// manager
module manager(
input clk,rst,rstk,sw,
input [0:0]next,
input [3:0]n,
input [2:0]mode,
input [9:0]moneyget,
input [9:0]timeget,
input swm,
input [0:0]nextt,
output reg[9:0]initial_money,
output reg [9:0]per_money,
output reg[9:0]num_of_park,
output reg[9:0]initial_vipmoney,
output reg [9:0]averagetime,
output reg[63:0]show
    );  
    reg nextti;
integer sumofcar;
reg [9:0]totaltime; 
reg [9:0]totalmoney;  
parameter set=3'b000;   
parameter ok=3'b001; 
parameter fail=3'b010;
parameter simoney=3'b011; 
parameter spmoney=3'b100; 
parameter snopark=3'b101;
parameter svmoney=3'b110;
parameter satime=3'b111;
parameter set_initial_money=3'b001;  
parameter set_per_money=3'b010;  
parameter set_initial_vipmoney=3'b011;  
parameter empty_park=3'b100;  
parameter set_park=3'b101;  
parameter show_money=3'b110;   
parameter zero = 8'b11000000;  
parameter one = 8'b11111001;   
parameter two = 8'b10100100;   
parameter three = 8'b10110000;
parameter four = 8'b10011001;  
parameter five = 8'b10010010;  
parameter six = 8'b10000010;   
parameter seven = 8'b11111000; 
parameter eight = 8'b10000000; 
  ...
Settings: LEC_CHECK=0, CAP_MARGIN=20, CELL_PAD_IN_SITES_GLOBAL_PLACEMENT=0, CORE_MARGIN=2, CORE_UTILIZATION=68, CTS_CLUSTER_DIAMETER=227, GPL_ROUTABILITY_DRIVEN=1, GPL_TIMING_DRIVEN=1, MAX_ROUTING_LAYER=met4, MIN_ROUTING_LAYER=met1, SETUP_SLACK_MARGIN=2.35, SLEW_MARGIN=20; clock period 68.2 ns.
run.sh (not shown) runs the stock make flow with config.mk's settings and CLKGATE_MAP_FILE=.
The starting point finished with negative setup slack left.
Edit:
Settings changed: CAP_MARGIN 20 to 5, CORE_UTILIZATION 68 to 19, GPL_ROUTABILITY_DRIVEN 1 to 0, HOLD_SLACK_MARGIN set to 0.06, PLACE_DENSITY set to 0.9.
Clock period 68.2 ns to 170.0 ns, I/O delays scaled along.
=>
- With this change the flow passed the timing, DRC and antenna checks
- global-route usage decreases by 37 points
- die area increases to 3.5 times its value
- worst setup slack improved by 79 ns
- routed wire length decreases by 19%
- clock-buffer cell count decreases by 2
- fmax decreases by 24%
- core utilization decreases by 66 points
Edit:
Settings changed: CAP_MARGIN 5 to 20, CELL_PAD_IN_SITES_GLOBAL_PLACEMENT 0 to unset, CORE_UTILIZATION 19 to 58, CTS_CLUSTER_DIAMETER 227 to unset, GPL_ROUTABILITY_DRIVEN 0 to unset, GPL_TIMING_DRIVEN 1 to unset, HOLD_SLACK_MARGIN 0.06 to unset, MAX_ROUTING_LAYER met4 to unset, MIN_ROUTING_LAYER met1 to unset, PLACE_DENSITY 0.9 to unset, SETUP_SLACK_MARGIN 2.35 to unset.
Clock period 170.0 ns to 98.4 ns, I/O delays scaled along.
Outcome: Setup slack loses 69 ns; non-clock buffer count came out higher by 9; global-route usage rose by 24 points; register-to-register slack is worse by 69 ns; die area decreases by well over a third.
Edit:
Settings changed: ABC_AREA set to 1, CAP_MARGIN 20 to 5, CORE_UTILIZATION 58 to 68, TNS_END_PERCENT set to 5.
Clock period 98.4 ns to 60.2 ns, I/O delays scaled along.
Outcome: The new run aborted during global routing (5_1_grt) (GRT-0232). Synthesized area drops by 3.2%. Die area drops by 17%. Synthesized cell count climbs by 12%.
Edit:
Settings changed: CAP_MARGIN 5 to 15, CORE_UTILIZATION 68 to 65.
Clock period 60.2 ns to 60.6 ns, I/O delays scaled along.
The changed run did not get past global routing (5_1_grt).
Die size increases by 4.6%.
Synthesized cell count does not change.
Synthesized area is unchanged.

---

job 7386:
Starting RTL as in the previous note.
make LEC_CHECK=0 CAP_MARGIN=20 CORE_MARGIN=2 CORE_UTILIZATION=50 CTS_CLUSTER_DIAMETER=393 SLEW_MARGIN=20 TNS_END_PERCENT=100 finish   # period 98.4 ns
Setup changes, job 7386 to job 1203
diff --git a/flow/config.mk b/flow/config.mk
--- a/flow/config.mk
+++ b/flow/config.mk
@@ -6,8 +6,8 @@
 export NUM_CORES = 4
 export LEC_CHECK = 0
+export ABC_AREA = 1
 export CAP_MARGIN = 20
 export CORE_MARGIN = 2
-export CORE_UTILIZATION = 50
-export CTS_CLUSTER_DIAMETER = 393
+export CORE_UTILIZATION = 58
 export SLEW_MARGIN = 20
-export TNS_END_PERCENT = 100
+export TNS_END_PERCENT = 5
==> flow/constraint.sdc <==
create_clock -name core_clock -period 60.6 [get_ports {clk}]
set_input_delay 12.1200 -clock core_clock [delete_from_list [all_inputs] [get_ports {clk}]]
set_output_delay 12.1200 -clock core_clock [all_outputs]
set_load 0.01 [all_outputs]
Findings:
- Changes observed in job 1203 relative to job 7386: count of unique library cells instantiated by Yosys now smaller, worst setup timing slack at the placement stage now smaller, setup slack now smaller.
- Cell count of the worst reg-to-reg path (lower): job 7386
- Cmp job 1203 vs job 7386: total routed wirelength higher in job 1203
- The met2 routing resource usage after global routing number comes out higher for job 1203 vs job 7386.
- Number of antenna repair diodes in job 1203 is 1 lower than in job 7386
- When job 1203 is set beside job 7386, its post-synthesis to final-layout area growth turns out to be 30 points larger.
- In job 1203 the implementation ran to completion but is not tape-out ready, as the final checks report setup timing.
Setup changes, job 1203 to job 5990
diff --git a/flow/config.mk b/flow/config.mk
--- a/flow/config.mk
+++ b/flow/config.mk
@@ -6,8 +6,6 @@
 export NUM_CORES = 4
 export LEC_CHECK = 0
-export ABC_AREA = 1
 export CAP_MARGIN = 20
 export CORE_MARGIN = 2
-export CORE_UTILIZATION = 58
+export CORE_UTILIZATION = 40
 export SLEW_MARGIN = 20
-export TNS_END_PERCENT = 5
==> flow/constraint.sdc <==
create_clock -name core_clock -period 95.2 [get_ports {clk}]
set_input_delay 19.0400 -clock core_clock [delete_from_list [all_inputs] [get_ports {clk}]]
set_output_delay 19.0400 -clock core_clock [all_outputs]
set_load 0.01 [all_outputs]
Findings:
Job 5990 finished every step from synthesis to the final layout, and the layout passed the timing, DRC and antenna checks.
The non-clock buffer count in job 5990 is 0.11 times that in job 1203.
Job 5990 gives more die width than job 1203 did.
Delta (job 5990 minus job 1203): total via count in the routed design went down 9,835; global-route usage went down 11 points.
Input-level comparison between job 5172 and job 5990:
diff --git a/flow/config.mk b/flow/config.mk
--- a/flow/config.mk
+++ b/flow/config.mk
@@ -8,4 +8,4 @@
 export CAP_MARGIN = 20
 export CORE_MARGIN = 2
-export CORE_UTILIZATION = 40
+export CORE_UTILIZATION = 65
 export SLEW_MARGIN = 20
==> flow/constraint.sdc <==
create_clock -name core_clock -period 98.4 [get_ports {clk}]
set_input_delay 19.6800 -clock core_clock [delete_from_list [all_inputs] [get_ports {clk}]]
set_output_delay 19.6800 -clock core_clock [all_outputs]
set_load 0.01 [all_outputs]
Results
Job 5172 against job 5990: critical path depth decreased 3.0%, maximum fanout encountered on the critical timing path moved up, fraction of area in clock buffers and inverters barely changed.
Compared with job 5990, job 5172 shows worst hold slack higher by 0.015 ns.
The launching element of the worst setup path comes out sumofcar[31] in one run and sumofcar[14] in the other, namely in job 5172 and job 5990 respectively.
Changes in job 4135 relative to job 5172:
diff --git a/flow/config.mk b/flow/config.mk
--- a/flow/config.mk
+++ b/flow/config.mk
@@ -6,6 +6,8 @@
 export NUM_CORES = 4
 export LEC_CHECK = 0
+export ABC_AREA = 0
 export CAP_MARGIN = 20
 export CORE_MARGIN = 2
 export CORE_UTILIZATION = 65
 export SLEW_MARGIN = 20
+export TNS_END_PERCENT = 5
==> flow/constraint.sdc <==
create_clock -name core_clock -period 61.0 [get_ports {clk}]
set_input_delay 12.2000 -clock core_clock [delete_from_list [all_inputs] [get_ports {clk}]]
set_output_delay 12.2000 -clock core_clock [all_outputs]
set_load 0.01 [all_outputs]
## What came out
Compared with job 5172, job 4135 shows a higher global routing met2 resource utilization. Met3 global-route usage: job 4135 and job 5172 compared, lower one is job 5172. Job 5172 -> job 4135: routed length on met3 increased by more than half. Job 5172 → job 4135: first-iteration DRC count picked up an extra 37%; number of hold buffers added after CTS about even; number of logic gates has remained practically unchanged. Job 4135 finished all stages; layout check result: FAIL, due to setup timing. Compared with job 5172, job 4135 shows a final routed wirelength across all metal layers that is 24% higher. Comparing proportion of cell area occupied by registers for job 4135 and job 5172, the smaller number came from job 4135. Setup slack of the critical path after layout for job 4135 is lower than for job 5172.

---

manager again, from the RTL that the note above started with.
// manager
module manager(
input clk,rst,rstk,sw,
input [0:0]next,
input [3:0]n,
input [2:0]mode,
input [9:0]moneyget,
input [9:0]timeget,
input swm,
input [0:0]nextt,
output reg[9:0]initial_money,
output reg [9:0]per_money,
output reg[9:0]num_of_park,
output reg[9:0]initial_vipmoney,
output reg [9:0]averagetime,
output reg[63:0]show
    );
Settings: LEC_CHECK=0, CAP_MARGIN=10, CELL_PAD_IN_SITES_GLOBAL_PLACEMENT=2, CORE_ASPECT_RATIO=0.5, CORE_MARGIN=9, CORE_UTILIZATION=51, CTS_CLUSTER_DIAMETER=74, GPL_ROUTABILITY_DRIVEN=0, GPL_TIMING_DRIVEN=1, MAX_ROUTING_LAYER=met5, MIN_ROUTING_LAYER=met1, PLACE_DENSITY_LB_ADDON=0.13, SETUP_SLACK_MARGIN=2.35, SLEW_MARGIN=20, TNS_END_PERCENT=70; clock period 170.0 ns.
The first run went through all stages and came out clean.
Change:
- CAP_MARGIN: 10 -> 20
- CELL_PAD_IN_SITES_GLOBAL_PLACEMENT: 2 -> 0
- CORE_ASPECT_RATIO: 0.5 -> unset
- CORE_MARGIN: 9 -> 2
- CORE_UTILIZATION: 51 -> 66
- CTS_CLUSTER_DIAMETER: 74 -> 227
- GPL_ROUTABILITY_DRIVEN: 0 -> 1
- PLACE_DENSITY_LB_ADDON: 0.13 -> unset
- TNS_END_PERCENT: 70 -> unset
- clock period: 170.0 -> 82.5 ns (I/O delays scaled with it)
Result:
- The new run finished with timing, DRC and antenna clean
- synthesized cell count does not change
- worst hold slack gains 0.015 ns
- utilization rises by 22 points
- register-to-register slack got worse by 71 ns
- design area came out higher by 9.8%
- via count rises by 12%

---

manager again, from the RTL that the note above started with.
clock: 61.4 ns
lec_check: 0
abc_area: 1
cap_margin: 20
core_margin: 2
core_utilization: 68
slew_margin: 20
tns_end_percent: 100
The baseline failed in global routing, error GRT-0232.
==> next run, changes <==
- CAP_MARGIN: 20 -> 5
- CORE_UTILIZATION: 68 -> 65
- TNS_END_PERCENT: 100 -> 5
- clock period: 61.4 -> 60.2 ns (I/O delays scaled with it)
Outcome:
- The new run never finished: it broke off in global routing
- area after synthesis is unchanged
- die size is higher by a few percent
- synthesized cell count does not change

---

Starting RTL as in the previous note.
Design manager, start of the top module:
module manager(
input clk,rst,rstk,sw,
input [0:0]next,
input [3:0]n,
input [2:0]mode,
input [9:0]moneyget,
input [9:0]timeget,
input swm,
input [0:0]nextt,
output reg[9:0]initial_money,
output reg [9:0]per_money,
output reg[9:0]num_of_park,
output reg[9:0]initial_vipmoney,
output reg [9:0]averagetime,
output reg[63:0]show
    );
make LEC_CHECK=0 CAP_MARGIN=10 CELL_PAD_IN_SITES_GLOBAL_PLACEMENT=1 CORE_ASPECT_RATIO=0.5 CORE_MARGIN=9 CORE_UTILIZATION=60 CTS_CLUSTER_DIAMETER=74 GPL_ROUTABILITY_DRIVEN=0 GPL_TIMING_DRIVEN=1 MAX_ROUTING_LAYER=met5 MIN_ROUTING_LAYER=met1 PLACE_DENSITY_LB_ADDON=0.13 SETUP_SLACK_MARGIN=2.35 SLEW_MARGIN=20 TNS_END_PERCENT=70 finish   # period 170.0 ns
The baseline ran to the end with no violations.
==> next run, changes <==
CAP_MARGIN = 20   (was 10)
CELL_PAD_IN_SITES_GLOBAL_PLACEMENT = default   (was 1)
CORE_ASPECT_RATIO = default   (was 0.5)
CORE_MARGIN = 2   (was 9)
CORE_UTILIZATION = 13   (was 60)
CTS_CLUSTER_DIAMETER = default   (was 74)
GPL_ROUTABILITY_DRIVEN = default   (was 0)
GPL_TIMING_DRIVEN = default   (was 1)
MAX_ROUTING_LAYER = default   (was met5)
MIN_ROUTING_LAYER = default   (was met1)
PLACE_DENSITY_LB_ADDON = default   (was 0.13)
SETUP_SLACK_MARGIN = default   (was 2.35)
TNS_END_PERCENT = default   (was 70)
clock period = 138.0 ns   (was 170.0 ns; I/O delays follow)
Synthesized area does not change.
Global-route usage drops by 22 points.
Critical path depth climbs by 11.
Wire length climbs by 14%.

---

== alpha ==
manager again, from the RTL that the note above started with.
Settings: LEC_CHECK=0, ABC_AREA=1, CAP_MARGIN=15, CELL_PAD_IN_SITES_GLOBAL_PLACEMENT=0, CORE_MARGIN=2, CORE_UTILIZATION=70, CTS_CLUSTER_DIAMETER=227, GPL_ROUTABILITY_DRIVEN=1, GPL_TIMING_DRIVEN=1, MAX_ROUTING_LAYER=met4, MIN_ROUTING_LAYER=met1, SETUP_SLACK_MARGIN=2.35, SLEW_MARGIN=20, TNS_END_PERCENT=5; clock period 58.3 ns.
alpha did not run to completion, as it errored out during global routing.
[inputs] beta vs alpha
Settings: a deleted TNS_END_PERCENT that had been 5; a change of CORE_MARGIN from 2 to 8; an added PLACE_DENSITY_LB_ADDON of 0.02; a change of CTS_CLUSTER_DIAMETER from 227 to 129; a change of CAP_MARGIN from 15 to 5; a change of CORE_UTILIZATION from 70 to 19; a change of GPL_ROUTABILITY_DRIVEN from 1 to 0; a change of the clock period (ns, I/O delays scaled along) from 58.3 to 57.1.
## What came out
[beta] flow finished | final checks: failed | reasons: negative setup slack. In the floorplan summary, beta is listed with a die area greater than that of alpha. Per the comparison of beta with alpha, floorplan-stage core utilization fell 52 points; number of resized instances in the post-cts repair step moved down; number of buffers inserted to repair setup after CTS decreased 3; area figure in the yosys stat output neither gained nor lost much. | final HPWL from detailed placement | lower: alpha |. Comparing beta with alpha, the share of synthesized registers carrying an async set or reset came out essentially unchanged. Worst slack at placement: beta vs alpha down 2.21 ns. Comparing alpha against beta, there is no change at all in multiplexer share of the synthesized area.
Modified inputs, gamma compared to beta
Settings: CAP_MARGIN now 20, was 5; MIN_ROUTING_LAYER no longer set, was met1; CORE_UTILIZATION now 39, was 19; GPL_TIMING_DRIVEN no longer set, was 1; ABC_AREA no longer set, was 1; CORE_MARGIN now 2, was 8; CELL_PAD_IN_SITES_GLOBAL_PLACEMENT no longer set, was 0; MAX_ROUTING_LAYER no longer set, was met4; SETUP_SLACK_MARGIN no longer set, was 2.35; CTS_CLUSTER_DIAMETER no longer set, was 129; GPL_ROUTABILITY_DRIVEN no longer set, was 0; PLACE_DENSITY_LB_ADDON no longer set, was 0.02; the clock period (ns, I/O delays scaled along) now 95.2, was 57.1.
- gamma: flow completed, timing, DRC and antenna clean
- The area share of and-or/or-and cells after synthesis in gamma sits 11 points above the value recorded for beta.
- Measured against each other, gamma and beta differ in area growth from synthesis to final layout, the lower figure coming from gamma.
- Relative to beta, post-route standard cell area excluding fillers has gone down in gamma.
- | setup violation total in the final timing report | lower: gamma |
What delta does differently from gamma at the input level:
Settings: CORE_UTILIZATION now 58, was 39; the clock period (ns, I/O delays scaled along) now 80.1, was 95.2.
Results
For gamma, the top layer reached by signal wires was met4, unlike delta, where it was met5.
Changes observed in delta relative to gamma: first-pass GRT wire length moved up, largest net degree at the start of global routing moved up, complex-gate fraction of the synthesized area level, setup slack after layout moved down.
